Design AYUMU, start of the top module:
module AYUMU(
	input CLK,
	input RST,
	input [31:0] INPUT,
	output [31:0] OUTPUT,
	output [15:0] IADDR,
	input [15:0] IDATA
);
reg [4:0] CLKS;
always @(posedge CLK) begin
	if (RST)
		CLKS <= 5'b00001;
	else begin
		case (CLKS)
			5'b00001: CLKS <= 5'b00010;
			5'b00010: CLKS <= 5'b00100;
			5'b00100: CLKS <= 5'b01000;
			5'b01000: CLKS <= 5'b10000;
			5'b10000: CLKS <= 5'b00001;
			default: CLKS <= 5'b00001;
		endcase
	end
end
wire EN_DC  = CLKS[0];
wire EN_EX  = CLKS[1];
wire EN_MEM = CLKS[2];
wire EN_WB  = CLKS[3];
wire EN_FT  = CLKS[4];
reg F_FLAG;
always @(posedge CLK) begin
	if (RST)
		F_FLAG <= 1'b0;
	else if (EN_EX)
		F_FLAG <= F_OUT;
end
wire [15:0] NEXT;
wire [15:0] ADDR;
wire [15:0] COMMAND;
wire [3:0] CAL;
wire [1:0] MODE;
wire [7:0] IM;
wire [3:0] REG_A_ADDR;
wire [3:0] REG_B_ADDR;
wire [3:0] REG_O_ADDR;
wire [1:0] REG_O_TYPE;
wire [1:0] JUMP_MODE;
wire REG_WRITE;
wire [1:0] SEL;
wire MEM_WRITE;
wire INOUT_FLAG;
wire [127:0] REG_R;
wire [63:0] REG_IO;
wire [63:0] REG_INT;
wire [7:0] REG_A;
wire [7:0] REG_B;
wire [7:0] INT_FLAG_OUT;
wire [7:0] ALU_OUT;
wire C_OUT;
wire F_OUT;
wire [7:0] DATA;
wire INT_PROCESS;
wire INT_TAKE = (INT_FLAG_OUT != 8'b0) & !INT_PROCESS;
assign OUTPUT[31:0] = REG_IO[31:0];
assign IADDR = ADDR;
assign COMMAND = IDATA;
PC PC(.CLK(CLK), .RST(RST), .EN(EN_FT), .NEXT(NEXT), .ADDR(ADDR));
DECODER DECODER(.COMMAND(COMMAND), .CAL(CAL), .MODE(MODE), .IM(IM), .REG_A(REG_A_ADDR), .REG_B(REG_B_ADDR),
															 .REG_O(REG_O_ADDR), .REG_O_TYPE(REG_O_TYPE), .JUMP_MODE(JUMP_MODE), .REG_WRITE(REG_WRITE),
															 .SEL(SEL), .MEM_WRITE(MEM_WRITE), .INOUT_FLAG(INOUT_FLAG));
REG_DC REG_DC(.CLK(CLK), .EN(EN_DC), .REG_R(REG_R), .SEL(SEL), .REG_A_ADDR(REG_A_ADDR),
													.REG_B_ADDR(REG_B_ADDR), .REG_O_ADDR(REG_O_ADDR), .IM(IM), .REG_A(REG_A), .REG_B(REG_B));
ALU ALU(.CLK(CLK), .RST(RST), .EN(EN_EX), .KILL(INT_TAKE), .IN_A(REG_A), .IN_B(REG_B), .CAL(CAL), .MODE(MODE), .OUT(ALU_OUT), .C_OUT(C_OUT), .F_OUT(F_OUT));
MEM MEM(.CLK(CLK), .EN(EN_MEM), .KILL(INT_TAKE), .REG_A(REG_A), .REG_B(REG_B), .ADDR(ALU_OUT), .MODE(MODE), .MEM_WRITE(MEM_WRITE), .Q(DATA));
  ...
Size: roughly 6700 cells after synthesis, roughly 2600 flip-flops, ~98 I/O pins.
Settings: LEC_CHECK=0, CAP_MARGIN=35, CELL_PAD_IN_SITES_DETAIL_PLACEMENT=2, CORE_MARGIN=2, CORE_UTILIZATION=64, CTS_CLUSTER_SIZE=68, GPL_TIMING_DRIVEN=0, MAX_ROUTING_LAYER=met5, MIN_ROUTING_LAYER=met2, PLACE_DENSITY_LB_ADDON=0.0, SETUP_SLACK_MARGIN=1.02, SLEW_MARGIN=20, TNS_END_PERCENT=5; clock period 6.08 ns.
run.sh (not shown) runs the stock make flow with config.mk's settings and CLKGATE_MAP_FILE=.
The starting point stopped in 3_5_place_dp (DPL-0033).
==> next run, changes <==
CAP_MARGIN = 20   (was 35)
CELL_PAD_IN_SITES_DETAIL_PLACEMENT = default   (was 2)
CORE_UTILIZATION = 24   (was 64)
CTS_CLUSTER_SIZE = default   (was 68)
GPL_TIMING_DRIVEN = default   (was 0)
MAX_ROUTING_LAYER = default   (was met5)
MIN_ROUTING_LAYER = default   (was met2)
PLACE_DENSITY_LB_ADDON = default   (was 0.0)
SETUP_SLACK_MARGIN = default   (was 1.02)
TNS_END_PERCENT = default   (was 5)
clock period = 6.9 ns   (was 6.08 ns; I/O delays follow)
=> Now the flow completed with no timing, DRC or antenna violations. Synthesized cell count stays the same. Die area increases to 2.6 times its value. Area after synthesis is unchanged.
==> next run, changes <==
CORE_UTILIZATION = 40   (was 24)
After rerunning: Power rose by 2.8%; clock skew decreases by 0.060 ns; worst setup slack loses 0.060 ns; register-to-register slack is worse by 0.06 ns; synthesized cell count stays the same.
==> next run, changes <==
CORE_UTILIZATION = 65   (was 40)
PLACE_DENSITY = 0.36   (was default)
clock period = 14.9 ns   (was 6.9 ns; I/O delays follow)
Effect: Sequential share of layout area went up by 1.3 points; setup slack is better by 5.9 ns; clock-buffer cell count is lower by 20; synthesized area stays the same; global-route usage grows by 14 points; cell area falls by 2.0%.
==> next run, changes <==
ABC_AREA = 1   (was default)
CAP_MARGIN = 15   (was 20)
CORE_UTILIZATION = 72   (was 65)
CTS_CLUSTER_DIAMETER = 87   (was default)
clock period = 7.69 ns   (was 14.9 ns; I/O delays follow)
Hold slack is better by 0.0067 ns.
Routed wire length rises by 13%.
Core utilization went up by 6.7 points.
First-iteration DRC count went up by 82%.
Worst setup slack is worse by 5.4 ns.
Synthesized area goes up by 1.8%.
Design area rose by 0.62%.
Global-route usage rises by 6.6 points.
Clock-buffer cell count came out lower by 3.
Sequential share of layout area falls by 0.39 points.


Setup of run A:
Starting RTL as in the previous note.
make LEC_CHECK=0 CAP_MARGIN=20 CORE_MARGIN=5 CORE_UTILIZATION=46 GPL_ROUTABILITY_DRIVEN=0 SLEW_MARGIN=20 TNS_END_PERCENT=60 finish   # period 11.1 ns
Setup changes, run A to run B
Settings: clearing TNS_END_PERCENT, which used to be 60; putting ABC_AREA at 1 where nothing was set; putting PLACE_DENSITY at 0.4 where nothing was set; putting CTS_CLUSTER_DIAMETER at 387 where nothing was set; swapping 5 for 2 in CORE_MARGIN; swapping 46 for 72 in CORE_UTILIZATION; clearing GPL_ROUTABILITY_DRIVEN, which used to be 0; swapping 11.1 for 3.83 in the clock period (ns, I/O delays scaled along).
==> results <==
Although it ran to completion, run B produced a layout that fails the final checks because of setup timing.
The area growth from synthesis to final layout in run B sits 2.5 points above the value recorded for run A.
XOR/XNOR share of the synthesized area sits lower in run B than in run A.
In the reports for run A and run B, the larger cell area power density belongs to run B.
Run A → run B: routed wire length climbed 52 mm, portion of total power attributed to combinational logic climbed 6.6 points, number of tap cells inserted dropped 1130, share of synthesized cell area in and, or, nand and nor gates climbed 9.3 points.
Looking at run A and run B, the sequential cell area is a wash.
Run B against run A: net load switching power climbed about 250%, pre-placement core utilization grew by 26 points.
Edits applied to the flow inputs when going from run B to run C:
Settings: setting MAX_ROUTING_LAYER to met4 for the first time; changing CORE_MARGIN from 2 to 3; setting SETUP_SLACK_MARGIN to 1.01 for the first time; setting CELL_PAD_IN_SITES_DETAIL_PLACEMENT to 0 for the first time; setting MIN_ROUTING_LAYER to met1 for the first time; setting TNS_END_PERCENT to 100 for the first time; removing PLACE_DENSITY (formerly 0.4); removing ABC_AREA (formerly 1); changing CTS_CLUSTER_DIAMETER from 387 to 55; changing CORE_UTILIZATION from 72 to 70.
Results
- From the logs: run C reached the end of the flow and failed the layout checks with slew limit, setup timing.
- [compare] base=run B new=run C: routed via count shrank by about 17%; insertion delay to the later sink of the worst-skew pair rose by 0.08 ns.
- Re total wire length: run C is about 12% up on run B.
- Looking at switching share of power, run C sits below run B.
- Relative to run B, sequential share of layout area has decreased by 1.3 points in run C.
Inputs modified between run C and run D:
Settings: MAX_ROUTING_LAYER: met4 -> unset; MIN_ROUTING_LAYER: met1 -> unset; ABC_AREA: unset -> 1; TNS_END_PERCENT: 100 -> unset; CORE_MARGIN: 3 -> 2; SETUP_SLACK_MARGIN: 1.01 -> unset; CTS_CLUSTER_SIZE: unset -> 73; CTS_CLUSTER_DIAMETER: 55 -> unset; CELL_PAD_IN_SITES_DETAIL_PLACEMENT: 0 -> unset; the clock period (ns, I/O delays scaled along): 3.83 -> 4.62.
## What came out
Looking across run C and run D, the single run that reached the end with no open violations was run D.
The lower detailed-route wire length on metal 1 of run C and run D is in run C.
For run D, the largest combinational cell category by area was simple AND/OR/NAND/NOR gates, unlike run C, where it was multiplexers.
In the flow results for run C and run D, the total length of routed wires is larger on run C.
Run D: count of multi-input gates 3509 above run C
Higher endpoint required time on the critical path among run C and run D: run D
Changes in run E relative to run D:
Settings: ABC_AREA: 1 -> unset; CORE_UTILIZATION: 70 -> 72; CAP_MARGIN: 20 -> 15; CTS_CLUSTER_SIZE: 73 -> unset; PLACE_DENSITY: unset -> 0.36; the clock period (ns, I/O delays scaled along): 4.62 -> 7.28.
Notes after the runs:
Run E reached the final stage; the timing, DRC and antenna checks on its layout passed.
Going from run D to run E, count of fill cells added during filler insertion shrank by more than 10%.
Diff run D -> run E: minimum clock period moved up; ratio of routed vias to standard cells saw an increase.
The required time reported for the critical path endpoint reported for run E is greater than that of run D by 2.59 ns.
For the mean area per synthesized cell, run E came in 6.3 sq um higher than run D did.
On total leakage power, run E does better than run D.
Total number of vias ends up lower on run E.
Critical path depth came out lower on run E than on run D.
Compared with run D, run E shows a higher combined global-route utilization of all metal layers.


Starting RTL as in the previous note.
make LEC_CHECK=0 ABC_AREA=1 CAP_MARGIN=20 CELL_PAD_IN_SITES_GLOBAL_PLACEMENT=2 CORE_ASPECT_RATIO=1.61 CORE_MARGIN=2 CORE_UTILIZATION=40 CTS_CLUSTER_SIZE=77 GPL_TIMING_DRIVEN=0 MAX_ROUTING_LAYER=met4 PLACE_DENSITY_LB_ADDON=0.17 SETUP_SLACK_MARGIN=1.61 SLEW_MARGIN=20 TNS_END_PERCENT=35 finish   # period 9.12 ns
Edit:
- ABC_AREA: 1 -> not set
- CELL_PAD_IN_SITES_GLOBAL_PLACEMENT: 2 -> not set
- CORE_ASPECT_RATIO: 1.61 -> not set
- CTS_CLUSTER_SIZE: 77 -> 70
- GPL_TIMING_DRIVEN: 0 -> not set
- PLACE_DENSITY_LB_ADDON: 0.17 -> not set
- SETUP_SLACK_MARGIN: 1.61 -> not set
- TNS_END_PERCENT: 35 -> not set
- clock period: 9.12 -> 6.0 ns (I/O delays scaled with it)
Effect: Critical path depth climbs by 5. Synthesized area falls slightly. Global-route usage came out lower by 18 points. Routed wire length fell by well over a third. Final cell count came out lower by a quarter to a third. Power climbs by well over a third. Worst setup slack gets worse by 590 ps. Core utilization decreases by 0.60 points. Non-clock buffer count came out lower by 555. Clock power came out higher by well over a third.
Edit:
- ABC_AREA: not set -> 1
- CORE_UTILIZATION: 40 -> 60
- CTS_CLUSTER_SIZE: 70 -> 97
- MAX_ROUTING_LAYER: met4 -> not set
- clock period: 6.0 -> 6.11 ns (I/O delays scaled with it)
=> The changed run completed with no timing, DRC or antenna violations. Non-clock buffer count went down by 160. Clock skew went up by 18 ps. Total power went up slightly. Clock-buffer cell count went down by 12. Final area went down slightly. Global-route usage went up by 14 points. Fmax went down slightly. Routed wire length went up by about a fifth. Sequential share of layout area went up by 0.66 points.
Edit:
- ABC_AREA: 1 -> not set
- CORE_UTILIZATION: 60 -> 12
- CTS_CLUSTER_SIZE: 97 -> not set
- clock period: 6.11 -> 14.9 ns (I/O delays scaled with it)
Critical path depth is lower by 11.
Wire length shrinks by 13%.
Worst setup slack is better by 7000 ps.
Final area is higher by 7.9%.
Combinational power came out lower by 69%.
Synthesized cell count fell by 38%.
Clock power decreases by 60%.
Global-route usage fell by 30 points.
Clock skew is higher by 20 ps.


## v47
AYUMU again, from the RTL that the note above started with.
==> flow/design.v (excerpt) <==
module AYUMU(
	input CLK,
	input RST,
	input [31:0] INPUT,
	output [31:0] OUTPUT,
	output [15:0] IADDR,
	input [15:0] IDATA
);
Settings: LEC_CHECK=0, ABC_AREA=1, CAP_MARGIN=20, CORE_MARGIN=2, CORE_UTILIZATION=72, CTS_CLUSTER_DIAMETER=387, CTS_CLUSTER_SIZE=15, PLACE_DENSITY=0.4, SETUP_SLACK_MARGIN=0.33, SLEW_MARGIN=20; clock period 3.83 ns.
Although it ran to completion, v47 produced a layout that fails the final checks because of negative setup slack.
> inputs changed (v47 -> v40)
Settings: PLACE_DENSITY: 0.4 -> unset; ABC_AREA: 1 -> unset; CTS_CLUSTER_DIAMETER: 387 -> unset; CORE_UTILIZATION: 72 -> 40; CTS_CLUSTER_SIZE: 15 -> unset; SETUP_SLACK_MARGIN: 0.33 -> unset; the clock period (ns, I/O delays scaled along): 3.83 -> 4.61.
Notes after the runs:
- Both conditions hold for v40: the flow ran to the end and the final layout passed the timing, DRC and antenna checks.
- v40 has time the worst path needs with I/O delays and setup above what v47 had.
- v40 vs v47: gate count after technology mapping down in v40
- Taking v47 as the reference, in v40 global-route wire length before repair saw a decrease; peak clock frequency supported by timing -5.4%; multi-input gate count went down by about 50%.
- v40 against v47: design area up 0.0018 mm²; summed instance area of the synthesized netlist down about 1.8%; synthesized-area fraction occupied by and/or/nand/nor cells down 9.3 points; post-route fraction of the period consumed by the critical path down 13 points.
- Against v47, v40 reports a area taken by multi-input logic gates that is lower.
Changes in v32 relative to v40:
Settings: GPL_TIMING_DRIVEN newly set to 0; CORE_UTILIZATION changed from 40 to 67; SLEW_MARGIN changed from 20 to 25; the clock period (ns, I/O delays scaled along) changed from 4.61 to 10.0.
## What came out
Comparing v32 and v40, portion of the clock cycle consumed by the worst path in the final layout is lower on v32.
v32 against v40; well-tap cell count is down by more than a quarter.
Looking at critical path launch point, the IDATA[15] result is from v32; the REG_DC.REG_B[0]$_DFFE_PP_ one comes from v40.
Route | v32 vs v40 | wire longer in v32
Power for v32: about 50% down relative to v40
Side by side, area growth from synthesis to layout turned out lower in v32 than in v40.
Taking v32 as 1.0, v40 lands at 0.857 on global-route wire length before repair.
Compared with v40, v32 shows a relative area of non-clock buffer cells in the final design that is 1.0 points lower.
[v32 vs v40] overall fraction of global-route tracks in use: higher in v32
In v32 relative to v40, clock power had gone down by more than half.
In v32 relative to v40, largest net degree at the start of global routing had gone down by more than half.
Routed via count (v32 vs. v40) increases by a little under 10%
Changes in v29 relative to v32:
Settings: clearing GPL_TIMING_DRIVEN, which used to be 0; swapping 25 for 20 in SLEW_MARGIN; swapping 67 for 22 in CORE_UTILIZATION; swapping 10.0 for 11.1 in the clock period (ns, I/O delays scaled along).
--- outcome ---
On number of resized instances in the post-cts repair step, v32 tracks v29 almost exactly.
Compared with v32, v29 shows post-DP HPWL that has gone down by more than a quarter.
v32 → v29: overall routed net length decreased by about 20% relative to the old numbers; final design area excluding fillers increased by 2.8% relative to the old numbers; die boundary width increased by about 70% relative to the old numbers; worst hold margin decreased by 0.0087 ns relative to the old numbers.
Die area | v29 > v32
Re total design power: v29 and v32 aren't equal, and the lower value belongs to v29.


== cedar ==
Starting RTL as in the previous note.
Settings: LEC_CHECK=0, CAP_MARGIN=20, CELL_PAD_IN_SITES_DETAIL_PLACEMENT=2, CELL_PAD_IN_SITES_GLOBAL_PLACEMENT=1, CORE_ASPECT_RATIO=1.61, CORE_MARGIN=5, CORE_UTILIZATION=15, CTS_CLUSTER_DIAMETER=309, GPL_ROUTABILITY_DRIVEN=1, MAX_ROUTING_LAYER=met4, PLACE_DENSITY_LB_ADDON=0.02, SETUP_SLACK_MARGIN=-0.08, SLEW_MARGIN=0; clock period 6.09 ns.
cedar | stages: all done | timing, DRC, antenna: all pass
The inputs of birch differ from those of cedar as listed below.
- MAX_ROUTING_LAYER no longer set, was met4
- GPL_ROUTABILITY_DRIVEN no longer set, was 1
- CORE_ASPECT_RATIO no longer set, was 1.61
- CELL_PAD_IN_SITES_DETAIL_PLACEMENT no longer set, was 2
- CTS_CLUSTER_DIAMETER no longer set, was 309
- SETUP_SLACK_MARGIN no longer set, was -0.08
- SLEW_MARGIN now 20, was 0
- PLACE_DENSITY_LB_ADDON no longer set, was 0.02
- CORE_MARGIN now 2, was 5
- CORE_UTILIZATION now 55, was 15
- CELL_PAD_IN_SITES_GLOBAL_PLACEMENT no longer set, was 1
- the clock period (ns, I/O delays scaled along) now 6.11, was 6.09
Findings:
birch ends up with higher share of power burned in registers than cedar does. Delta (birch minus cedar): area used by multi-input combinational logic went down, combined global-route utilization of all metal layers went up, number of buffers on the longest clock path went down, global-route wire length before repair went down, relative contribution of combinational cells to total power went down. Summary of the comparison: maximum frequency from static timing analysis is higher in birch, relative to cedar. The slowest stage cell on the critical path comes out sky130_fd_sc_hd__fa_1 in one run and sky130_fd_sc_hd__nor4b_1 in the other, namely in cedar and birch respectively. birch packs its core tighter than cedar.
Power figures rest on the tool's default switching activity, not on a simulated workload.
